==> branch raven: inputs <==
// CORDIC_Top
module CORDIC_Top (
    input clk,
    input [31:0] target,
	 output [31:0] cos_x
);
	wire sign_intermediate[0:6];
	wire USE_SIN_intermediate[0:6];
	wire [32:0] angle_intermediate[0:6];
	wire [32:0] x_intermediate[0:6];
	wire [32:0] y_intermediate[0:6];
	wire [32:0] target_intermediate[0:6];
	wire [32:0] arctan[0:13];
	wire [7:0] ite[0:6];
	wire [32:0] x_init = 33'b01;
	wire [32:0] y_init = 33'b001;
	assign arctan[0]  = 33'b000011111010110110111011000000000;
	assign arctan[1]  = 33'b000001111111010101101110101010000;
	assign arctan[2]  = 33'b000000111111111010101011011110000;
	assign arctan[3]  = 33'b000000011111111111010101010111000;
	assign arctan[4]  = 33'b000000001111111111111010101010110;
	assign arctan[5]  = 33'b000000000111111111111111010101011;
	assign arctan[6]  = 33'b000000000011111111111111111010110;
	assign arctan[7]  = 33'b000000000001111111111111111111011;
	assign arctan[8]  = 33'b000000000000111111111111111111111;
	assign arctan[9]  = 33'b000000000000100000000000000000000;
	assign arctan[10] = 33'b000000000000010000000000000000000;
	assign arctan[11] = 33'b000000000000001000000000000000000;
	assign arctan[12] = 33'b000000000000000100000000000000000;
	assign arctan[13] = 33'b000000000000000010000000000000000;
	assign ite[0]  = 8'b00100011;
	assign ite[1]  = 8'b01000101;
	assign ite[2]  = 8'b01100111;
	assign ite[3]  = 8'b10001001;
	assign ite[4]  = 8'b10101011;
	assign ite[5]  = 8'b11001101;
	assign ite[6]  = 8'b11101111;
	reg init_sign;
	reg USE_SIN;
	wire [32:0] init_angle = 33'b000111011010110001100111000000000;
	reg [32:0] ext_target;
	reg [32:0] fin_target;
	always @* begin
		ext_target = { 1'b0 , target};
		USE_SIN = 0;
		if (ext_target > init_angle) begin
			if (ext_target > 33'b00111) begin
				fin_target = 33'b011001001000011111101101010100010 + (~ext_target + 1);
				init_sign = 1;
				USE_SIN = 1;
			end else begin
				init_sign = 1;
				fin_target = ext_target;
			end
		end
		else begin
			init_sign = 0;
			fin_target = ext_target;
		end
	end
	CORDIC_Stage stage1(
		 .clk(clk),
		 .sign_in(init_sign),
  ...
clock: 6.73 ns
lec_check: 0
cap_margin: 20
core_margin: 2
core_utilization: 66
cts_cluster_size: 51
setup_slack_margin: 1.73
slew_margin: 20
run.sh (not shown) runs the stock make flow with config.mk's settings and CLKGATE_MAP_FILE=.
==> inputs of branch onyx, as changes to branch raven <==
- CORE_UTILIZATION: 66 -> 72
- CTS_CLUSTER_DIAMETER: unset -> 362
- CTS_CLUSTER_SIZE: 51 -> unset
- SETUP_SLACK_MARGIN: 1.73 -> unset
==> flow/constraint.sdc (replaced) <==
create_clock -name core_clock -period 9.18 [get_ports {clk}]
set_input_delay 1.8360 -clock core_clock [delete_from_list [all_inputs] [get_ports {clk}]]
set_output_delay 1.8360 -clock core_clock [all_outputs]
set_load 0.01 [all_outputs]
==> qor summary <==
|  | branch onyx | branch raven |
|---|---|---|
| Placed inst area | 63700 um^2 | 78500 um^2 |
| Last weighted congestion value of the routability-driven placer | 0.981 | 0.985 |
| Setup Fix Bufs, Post-CTS | 1 | 352 |
| Post-CTS Resized | 22 | 756 |
| Half-perimeter wire length of the detailed placement result | 134 mm | 158 mm |
| Die area | 86800 um^2 | 94500 um^2 |
| Chip height | 295 um | 307 um |
| Number of cells after detailed placement | 8497 | 10.3k |
| Row Count | 106 | 111 |
| Post-Place Worst Slack | 44.9 ps | -2560 ps |
| Core Util at FP | 72.6% | 66.4% |
| Number of CTS-inserted buffers | 61 | 59 |
| Outcome | timing/DRC/antenna clean | stopped before the end |
| Stage where the flow stopped | - | global routing |
| Chip Width | 295 um | 307 um |
| Area of the core region | 83700 um^2 | 91500 um^2 |

========
==> exp/willow: inputs <==
Starting RTL as in the previous note.
clock: 7.86 ns
lec_check: 0
cap_margin: 20
cell_pad_in_sites_global_placement: 0
core_margin: 3
core_utilization: 72
cts_cluster_diameter: 340
cts_cluster_size: 28
gpl_routability_driven: 1
max_routing_layer: met4
place_density_lb_addon: 0.04
setup_slack_margin: 2.34
slew_margin: 20
tns_end_percent: 100
==> exp/amber (differences from exp/willow) <==
==> flow/config.mk (replaced) <==
export PLATFORM = sky130hd
export DESIGN_NAME = CORDIC_Top
export DESIGN_NICKNAME = CORDIC_Top
export VERILOG_FILES = /design/flow/design.v
export SDC_FILE = /design/flow/constraint.sdc
export NUM_CORES = 4
export LEC_CHECK = 0
export CAP_MARGIN = 20
export CORE_MARGIN = 2
export CORE_UTILIZATION = 40
export SLEW_MARGIN = 20
==> flow/constraint.sdc (replaced) <==
create_clock -name core_clock -period 9.79 [get_ports {clk}]
set_input_delay 1.9580 -clock core_clock [delete_from_list [all_inputs] [get_ports {clk}]]
set_output_delay 1.9580 -clock core_clock [all_outputs]
set_load 0.01 [all_outputs]
==> summary of the runs <==
exp/willow aborted during 5_1_grt on GRT-0232. exp/amber produced a clean layout.
In exp/amber the die size is higher than in exp/willow, by 76%.
Synthesized cell count is the same in exp/amber and exp/willow.
Area after synthesis is the same in exp/willow and exp/amber.

========
==> exp/sierra: inputs <==
CORDIC_Top again, from the RTL that the note above started with.
Settings: LEC_CHECK=0, CAP_MARGIN=20, CORE_MARGIN=2, CORE_UTILIZATION=72, PLACE_DENSITY=0.67, SETUP_SLACK_MARGIN=1.41, SLEW_MARGIN=20, TNS_END_PERCENT=5; clock period 9.45 ns.
==> exp/delta (differences from exp/sierra) <==
--- a/flow/config.mk
+++ b/flow/config.mk
@@ -7,8 +7,13 @@
 export LEC_CHECK = 0
 export CAP_MARGIN = 20
+export CELL_PAD_IN_SITES_GLOBAL_PLACEMENT = 0
+export CORE_ASPECT_RATIO = 0.9
 export CORE_MARGIN = 2
 export CORE_UTILIZATION = 72
-export PLACE_DENSITY = 0.67
-export SETUP_SLACK_MARGIN = 1.41
+export CTS_CLUSTER_SIZE = 40
+export GPL_ROUTABILITY_DRIVEN = 1
+export MAX_ROUTING_LAYER = met4
+export PLACE_DENSITY_LB_ADDON = 0.0
+export SETUP_SLACK_MARGIN = -0.78
 export SLEW_MARGIN = 20
 export TNS_END_PERCENT = 5
==> flow/constraint.sdc (replaced) <==
create_clock -name core_clock -period 7.7 [get_ports {clk}]
set_input_delay 1.5400 -clock core_clock [delete_from_list [all_inputs] [get_ports {clk}]]
set_output_delay 1.5400 -clock core_clock [all_outputs]
set_load 0.01 [all_outputs]
==> exp/quartz (differences from exp/sierra) <==
--- a/flow/config.mk
+++ b/flow/config.mk
@@ -8,7 +8,7 @@
 export CAP_MARGIN = 20
 export CORE_MARGIN = 2
-export CORE_UTILIZATION = 72
-export PLACE_DENSITY = 0.67
-export SETUP_SLACK_MARGIN = 1.41
+export CORE_UTILIZATION = 40
+export CTS_CLUSTER_DIAMETER = 385
+export HOLD_SLACK_MARGIN = 0.28
+export MIN_ROUTING_LAYER = met2
 export SLEW_MARGIN = 20
-export TNS_END_PERCENT = 5
==> flow/constraint.sdc (replaced) <==
create_clock -name core_clock -period 10.0 [get_ports {clk}]
set_input_delay 2.0000 -clock core_clock [delete_from_list [all_inputs] [get_ports {clk}]]
set_output_delay 2.0000 -clock core_clock [all_outputs]
set_load 0.01 [all_outputs]
==> notes.md <==
Item: results of the latest flow run.

- The core box area is 0.0837 mm^2.
- The instance count after placement with tap cells included is 8389.
- Across every metal layer, demand over resource in global routing totals 0.370.
- The die boundary height is 295 um.
- Per the layout report, the design carries 259 non-clock buffers.
- In the post-route analysis, the smallest setup slack over all paths is 0.462 ns.
- By area, the class that comes first in the final layout consists of logic gates.
- The run finished with no timing, DRC or antenna violations.
- The detailed router put a total of around 70000 um of wire on met1.
- The timing report gives the clock slew at the launch and capture registers of the worst setup and hold paths as about 0.06 ns.
- Setup repair after global routing could not meet its margin everywhere.
- The number of global-route vias before repair came to between 50k and 60k.
That was exp/sierra.
==> notes.md <==
Physical implementation.

- The first error in the log reads "[ERROR GRT-0232] Routing congestion too high. Check the congestion heatmap in the GUI".
- Once placement completed, the tool counted placed cells totaling 9559.
- The distinct cell type count after synthesis is between 100 and 150.
- The count of cells resized by post-cts repair is between 100 and 150.
- The core box area is between 0.08 and 0.09 mm^2.
- The initial utilization of the core area, before any placement, comes to 0.723.
- The terminating stage of the flow is global routing (5_1_grt).
- The flow did not finish.
- The fraction of synthesized cell area taken by the top area cell type is 0.215.
- The die boundary height is between 200 and 300 um.
- The global routing report lists combined usage of all routing layers as 0.661.
That was exp/delta.
==> notes.md <==
Item: results of the latest flow run.

- From bottom edge to top edge, the die measures 394 um.
- The number of global-route vias before repair is 77.7k.
- The total track usage is 0.331.
- The biggest cell category by area in the final layout is logic gates.
- The final worst slack is 0.365 ns.
- The detailed-route wire length on metal 1 is 0 um.
- The run finished with no timing, DRC or antenna violations.
- The count of plain and timing-repair buffers is 187.
- The core box area is roughly 0.15 mm^2.
That was exp/quartz.

========
==> trial 25: inputs <==
==> flow/design.v <==
module CORDIC_Stage (
	input clk,
	input rst,
	input sign_in,
	input USE_SIN_in,
	input [7:0] ite,
	input [32:0] arctan_in_1,
	input [32:0] arctan_in_2,
	input [32:0] target_in,
	input [32:0] curr_angle_in,
	input [32:0] x_in,
	input [32:0] y_in,
	output sign_out,
	output USE_SIN_out,
	output [32:0] curr_angle_out,
	output [32:0] x_out,
	output [32:0] y_out,
	output [32:0] target_out
	);
	reg sign;
	reg [32:0] x[0:1];
	reg [32:0] y[0:1];
	reg [32:0] y_tmp[0:3];
	reg [32:0] x_tmp[0:3];
	reg [3:0] count[0:1];
	reg [32:0] current_angle[0:1];
	reg [32:0] atan[0:1];
	reg [32:0] target_q;
	reg USE_SIN_q;
	reg sign_q;
	reg [32:0] x_q;
	reg [32:0] y_q;
	reg [32:0] current_angle_q;
	always @(posedge clk) begin
			sign = sign_in;
			target_q <= target_in;
			USE_SIN_q <= USE_SIN_in;
			count[0] = ite[7:4];
			y_tmp[0] = sign ? y_in : ~y_in+1;
			y_tmp[1] = {y_tmp[0][32], y_tmp[0][31:0]>>count[0]};
			x_tmp[0] = sign ? x_in : ~x_in+1;
			x_tmp[1] = {x_tmp[0][32], x_tmp[0][31:0]>>count[0]};
			x[0] = x_in + y_tmp[1];
			y[0] = x_tmp[1] + y_in;
			atan[0] = sign ? arctan_in_1 : ~arctan_in_1+1;
			current_angle[0] = curr_angle_in + atan[0];
			if (current_angle[0] > target_in) begin
				sign = 1'b0;
			end
			else begin
				sign = 1'b1;
			end
			count[1] = ite[3:0];
			y_tmp[2] = sign ? y[0] : ~y[0]+1;
			y_tmp[3] = {y_tmp[2][32], y_tmp[2][31:0]>>count[1]};
			x_tmp[2] = sign ? x[0] : ~x[0]+1;
			x_tmp[3] = {x_tmp[2][32], x_tmp[2][31:0]>>count[1]};
			x[1] = x[0] + y_tmp[3];
			y[1] = x_tmp[3] + y[0];
			atan[1] = sign ? arctan_in_2 : ~arctan_in_2+1;
			current_angle[1] = current_angle[0] + atan[1];
			if (current_angle[1] > target_in) begin
				sign = 1'b0;
			end
			else begin
				sign = 1'b1;
			end
			sign_q <= sign;
			x_q <= x[1];
			y_q <= y[1];
			current_angle_q <= current_angle[1];
	end
	assign sign_out = sign_q;
	assign curr_angle_out = current_angle_q;
	assign x_out = x_q;
	assign y_out = y_q;
	assign USE_SIN_out = USE_SIN_q;
	assign target_out = target_q;
endmodule
module CORDIC_Top (
    input clk,
    input [31:0] target,
	 output [31:0] cos_x
);
	wire sign_intermediate[0:6];
	wire USE_SIN_intermediate[0:6];
	wire [32:0] angle_intermediate[0:6];
	wire [32:0] x_intermediate[0:6];
	wire [32:0] y_intermediate[0:6];
	wire [32:0] target_intermediate[0:6];
	wire [32:0] arctan[0:13];
	wire [7:0] ite[0:6];
	wire [32:0] x_init = 33'b01;
	wire [32:0] y_init = 33'b001;
	assign arctan[0]  = 33'b000011111010110110111011000000000;
	assign arctan[1]  = 33'b000001111111010101101110101010000;
	assign arctan[2]  = 33'b000000111111111010101011011110000;
	assign arctan[3]  = 33'b000000011111111111010101010111000;
	assign arctan[4]  = 33'b000000001111111111111010101010110;
	assign arctan[5]  = 33'b000000000111111111111111010101011;
	assign arctan[6]  = 33'b000000000011111111111111111010110;
	assign arctan[7]  = 33'b000000000001111111111111111111011;
	assign arctan[8]  = 33'b000000000000111111111111111111111;
	assign arctan[9]  = 33'b000000000000100000000000000000000;
	assign arctan[10] = 33'b000000000000010000000000000000000;
	assign arctan[11] = 33'b000000000000001000000000000000000;
	assign arctan[12] = 33'b000000000000000100000000000000000;
	assign arctan[13] = 33'b000000000000000010000000000000000;
	assign ite[0]  = 8'b00100011;
	assign ite[1]  = 8'b01000101;
	assign ite[2]  = 8'b01100111;
	assign ite[3]  = 8'b10001001;
	assign ite[4]  = 8'b10101011;
	assign ite[5]  = 8'b11001101;
	assign ite[6]  = 8'b11101111;
	reg init_sign;
	reg USE_SIN;
	wire [32:0] init_angle = 33'b000111011010110001100111000000000;
	reg [32:0] ext_target;
	reg [32:0] fin_target;
	always @* begin
		ext_target = { 1'b0 , target};
		USE_SIN = 0;
		if (ext_target > init_angle) begin
			if (ext_target > 33'b00111) begin
				fin_target = 33'b011001001000011111101101010100010 + (~ext_target + 1);
				init_sign = 1;
				USE_SIN = 1;
			end else begin
				init_sign = 1;
				fin_target = ext_target;
			end
		end
		else begin
			init_sign = 0;
			fin_target = ext_target;
		end
	end
	CORDIC_Stage stage1(
		 .clk(clk),
		 .sign_in(init_sign),
		 .USE_SIN_in(USE_SIN),
		 .ite(ite[0]),
		 .target_in(fin_target),
		 .arctan_in_1(arctan[0]),
		 .arctan_in_2(arctan[1]),
		 .curr_angle_in(init_angle),
		 .x_in(x_init),
		 .y_in(y_init),
		 .sign_out(sign_intermediate[0]),
		 .curr_angle_out(angle_intermediate[0]),
		 .x_out(x_intermediate[0]),
		 .y_out(y_intermediate[0]),
		 .target_out(target_intermediate[0]),
		 .USE_SIN_out(USE_SIN_intermediate[0])
	);
	CORDIC_Stage stage2(
		 .clk(clk),
		 .sign_in(sign_intermediate[0]),
		 .USE_SIN_in(USE_SIN_intermediate[0]),
		 .ite(ite[1]),
		 .target_in(target_intermediate[0]),
		 .arctan_in_1(arctan[2]),
		 .arctan_in_2(arctan[3]),
		 .curr_angle_in(angle_intermediate[0]),
		 .x_in(x_intermediate[0]),
		 .y_in(y_intermediate[0]),
		 .sign_out(sign_intermediate[1]),
		 .curr_angle_out(angle_intermediate[1]),
		 .x_out(x_intermediate[1]),
		 .y_out(y_intermediate[1]),
		 .target_out(target_intermediate[1]),
		 .USE_SIN_out(USE_SIN_intermediate[1])
	);
	CORDIC_Stage stage3(
		 .clk(clk),
		 .sign_in(sign_intermediate[1]),
		 .USE_SIN_in(USE_SIN_intermediate[1]),
		 .ite(ite[2]),
		 .target_in(target_intermediate[1]),
		 .arctan_in_1(arctan[4]),
		 .arctan_in_2(arctan[5]),
		 .curr_angle_in(angle_intermediate[1]),
		 .x_in(x_intermediate[1]),
		 .y_in(y_intermediate[1]),
		 .sign_out(sign_intermediate[2]),
		 .curr_angle_out(angle_intermediate[2]),
		 .x_out(x_intermediate[2]),
		 .y_out(y_intermediate[2]),
		 .target_out(target_intermediate[2]),
		 .USE_SIN_out(USE_SIN_intermediate[2])
	);
	CORDIC_Stage stage4(
		 .clk(clk),
		 .sign_in(sign_intermediate[2]),
		 .USE_SIN_in(USE_SIN_intermediate[2]),
		 .ite(ite[3]),
		 .target_in(target_intermediate[2]),
		 .arctan_in_1(arctan[6]),
		 .arctan_in_2(arctan[7]),
		 .curr_angle_in(angle_intermediate[2]),
		 .x_in(x_intermediate[2]),
		 .y_in(y_intermediate[2]),
		 .sign_out(sign_intermediate[3]),
		 .curr_angle_out(angle_intermediate[3]),
		 .x_out(x_intermediate[3]),
		 .y_out(y_intermediate[3]),
		 .target_out(target_intermediate[3]),
		 .USE_SIN_out(USE_SIN_intermediate[3])
	);
	CORDIC_Stage stage5(
		 .clk(clk),
		 .sign_in(sign_intermediate[3]),
		 .USE_SIN_in(USE_SIN_intermediate[3]),
		 .ite(ite[4]),
		 .target_in(target_intermediate[3]),
		 .arctan_in_1(arctan[8]),
		 .arctan_in_2(arctan[9]),
		 .curr_angle_in(angle_intermediate[3]),
		 .x_in(x_intermediate[3]),
		 .y_in(y_intermediate[3]),
		 .sign_out(sign_intermediate[4]),
		 .curr_angle_out(angle_intermediate[4]),
		 .x_out(x_intermediate[4]),
		 .y_out(y_intermediate[4]),
		 .target_out(target_intermediate[4]),
		 .USE_SIN_out(USE_SIN_intermediate[4])
	);
	CORDIC_Stage stage6(
		 .clk(clk),
		 .sign_in(sign_intermediate[4]),
		 .USE_SIN_in(USE_SIN_intermediate[4]),
		 .ite(ite[5]),
		 .target_in(target_intermediate[4]),
		 .arctan_in_1(arctan[10]),
		 .arctan_in_2(arctan[11]),
		 .curr_angle_in(angle_intermediate[4]),
		 .x_in(x_intermediate[4]),
		 .y_in(y_intermediate[4]),
		 .sign_out(sign_intermediate[5]),
		 .curr_angle_out(angle_intermediate[5]),
		 .x_out(x_intermediate[5]),
		 .y_out(y_intermediate[5]),
		 .target_out(target_intermediate[5]),
		 .USE_SIN_out(USE_SIN_intermediate[5])
	);
	CORDIC_Stage stage7(
		 .clk(clk),
		 .sign_in(sign_intermediate[5]),
		 .USE_SIN_in(USE_SIN_intermediate[5]),
		 .ite(ite[6]),
		 .target_in(target_intermediate[5]),
		 .arctan_in_1(arctan[12]),
		 .arctan_in_2(arctan[13]),
		 .curr_angle_in(angle_intermediate[5]),
		 .x_in(x_intermediate[5]),
		 .y_in(y_intermediate[5]),
		 .sign_out(sign_intermediate[6]),
		 .curr_angle_out(angle_intermediate[6]),
		 .x_out(x_intermediate[6]),
		 .y_out(y_intermediate[6]),
		 .target_out(target_intermediate[6]),
		 .USE_SIN_out(USE_SIN_intermediate[6])
	);
	wire [31:0] K = 32'b01101101111011001010110110001011;
	wire [31:0] done;
	assign done = USE_SIN_intermediate[6] ? y_intermediate[6][31:0] : x_intermediate[6][31:0];
	assign cos_x = done*K;
endmodule
==> flow/run.sh <==
#!/bin/bash
# the make line also repeats each setting of config.mk as NAME=value (left out here)
make -C /OpenROAD-flow-scripts/flow DESIGN_CONFIG=/design/flow/config.mk WORK_HOME=/design/flow/orfs CLKGATE_MAP_FILE= finish
==> flow/config.mk <==
export PLATFORM = sky130hd
export DESIGN_NAME = CORDIC_Top
export DESIGN_NICKNAME = CORDIC_Top
export VERILOG_FILES = /design/flow/design.v
export SDC_FILE = /design/flow/constraint.sdc
export NUM_CORES = 4
export LEC_CHECK = 0
export ABC_AREA = 1
export CAP_MARGIN = 10
export CELL_PAD_IN_SITES_DETAIL_PLACEMENT = 1
export CELL_PAD_IN_SITES_GLOBAL_PLACEMENT = 3
export CORE_ASPECT_RATIO = 0.68
export CORE_MARGIN = 10
export CORE_UTILIZATION = 27
export GPL_ROUTABILITY_DRIVEN = 0
export MAX_ROUTING_LAYER = met4
export SLEW_MARGIN = 40
export TNS_END_PERCENT = 15
==> flow/constraint.sdc <==
create_clock -name core_clock -period 17.3 [get_ports {clk}]
set_input_delay 3.4600 -clock core_clock [delete_from_list [all_inputs] [get_ports {clk}]]
set_output_delay 3.4600 -clock core_clock [all_outputs]
set_load 0.01 [all_outputs]
==> build 67 (differences from trial 25) <==
- ABC_AREA: 1 -> default
- CAP_MARGIN: 10 -> 20
- CELL_PAD_IN_SITES_DETAIL_PLACEMENT: 1 -> default
- CELL_PAD_IN_SITES_GLOBAL_PLACEMENT: 3 -> default
- CORE_ASPECT_RATIO: 0.68 -> default
- CORE_MARGIN: 10 -> 2
- CORE_UTILIZATION: 27 -> 25
- GPL_ROUTABILITY_DRIVEN: 0 -> default
- MAX_ROUTING_LAYER: met4 -> default
- SLEW_MARGIN: 40 -> 20
- TNS_END_PERCENT: 15 -> default
==> flow/constraint.sdc (replaced) <==
create_clock -name core_clock -period 15.5 [get_ports {clk}]
set_input_delay 3.1000 -clock core_clock [delete_from_list [all_inputs] [get_ports {clk}]]
set_output_delay 3.1000 -clock core_clock [all_outputs]
set_load 0.01 [all_outputs]
==> build 86 (differences from trial 25) <==
- ABC_AREA: 1 -> default
- CAP_MARGIN: 10 -> 20
- CELL_PAD_IN_SITES_DETAIL_PLACEMENT: 1 -> default
- CELL_PAD_IN_SITES_GLOBAL_PLACEMENT: 3 -> default
- CORE_ASPECT_RATIO: 0.68 -> default
- CORE_MARGIN: 10 -> 2
- CORE_UTILIZATION: 27 -> 72
- GPL_ROUTABILITY_DRIVEN: 0 -> default
- MAX_ROUTING_LAYER: met4 -> default
- PLACE_DENSITY_LB_ADDON: default -> 0.01
- SLEW_MARGIN: 40 -> 20
- TNS_END_PERCENT: 15 -> default
==> flow/constraint.sdc (replaced) <==
create_clock -name core_clock -period 8.98 [get_ports {clk}]
set_input_delay 1.7960 -clock core_clock [delete_from_list [all_inputs] [get_ports {clk}]]
set_output_delay 1.7960 -clock core_clock [all_outputs]
set_load 0.01 [all_outputs]
==> summary.rpt <==
RUN METRICS
----------------------------------------------------
[Run status]
  Outcome ........................ complete, no violations

[Global routing]
  GR Layer Usage met2 ........................ 0.2247
  Antenna violations before repair ........................ 0

[Worst setup path]
  Setup crit start ........................ stage2.sign_q
  Worst Path Buf+Inv ........................ 5
  Number of logic stages on the critical path including buffering ........................ 43

[Logic synthesis]
  Post-synth mux share ........................ 0.0006792
  Unique masters post-synth ........................ 101
  Combined area of all synthesized cells ........................ 60,790 um2
  Synth top area share ........................ 0.2153

[Route]
  Routed length per instance ........................ 14.55 um
  DR vias/cell ........................ 4.734

[Timing]
  Setup violators final ........................ 0
  Relative slew slack ........................ 0.3136
  Fmax ........................ 0.08717 GHz

[Final layout]
  Area Overhead vs Synth ........................ 11.32%
  Area share of buffers outside the clock network ........................ 0.01135

----------------------------------------------------
That was build 67.
==> summary.rpt <==
RUN METRICS
----------------------------------------------------
[Timing]
  Relative slew slack ........................ 0.2879
  Fmax ........................ 0.1112 GHz
  Setup violators final ........................ 1
  Min setup slack post-route ........................ -0.01470 ns

[Worst setup path]
  Setup crit start ........................ stage7.y_q[8]
  Worst Path Buf+Inv ........................ 6
  Number of logic stages on the critical path including buffering ........................ 27

[Route]
  DR vias/cell ........................ approximately 6.2

[Logic synthesis]
  Unique masters post-synth ........................ 101
  Post-synth mux share ........................ 0.0006792

[Run status]
  Layout check faults ................... setup timing
  Outcome ........................ complete, but fails checks

----------------------------------------------------
That was build 86.
==> summary.rpt <==
RUN METRICS
----------------------------------------------------
[Run status]
  Outcome ........................ complete, no violations

[Route]
  Routed length per instance ........................ between 20 and 25 um

[Worst setup path]
  Number of logic stages on the critical path including buffering ........................ 23
  Worst Path Buf+Inv ........................ 5
  Setup crit start ........................ stage7.y_q[0]

[Logic synthesis]
  Unique masters post-synth ........................ around 71
  Post-synth mux share ........................ 0
  Combined area of all synthesized cells ........................ ~60,000 um2

[Final layout]
  Area share of buffers outside the clock network ........................ 0.01253
  Area Overhead vs Synth ........................ 11.64%

[Global routing]
  Antenna violations before repair ........................ 9
  Global-route wire length before repair ........................ 357.1 mm

[Timing]
  Fmax ........................ 0.08258 GHz
  Setup violators final ........................ 0

----------------------------------------------------
That was trial 25.
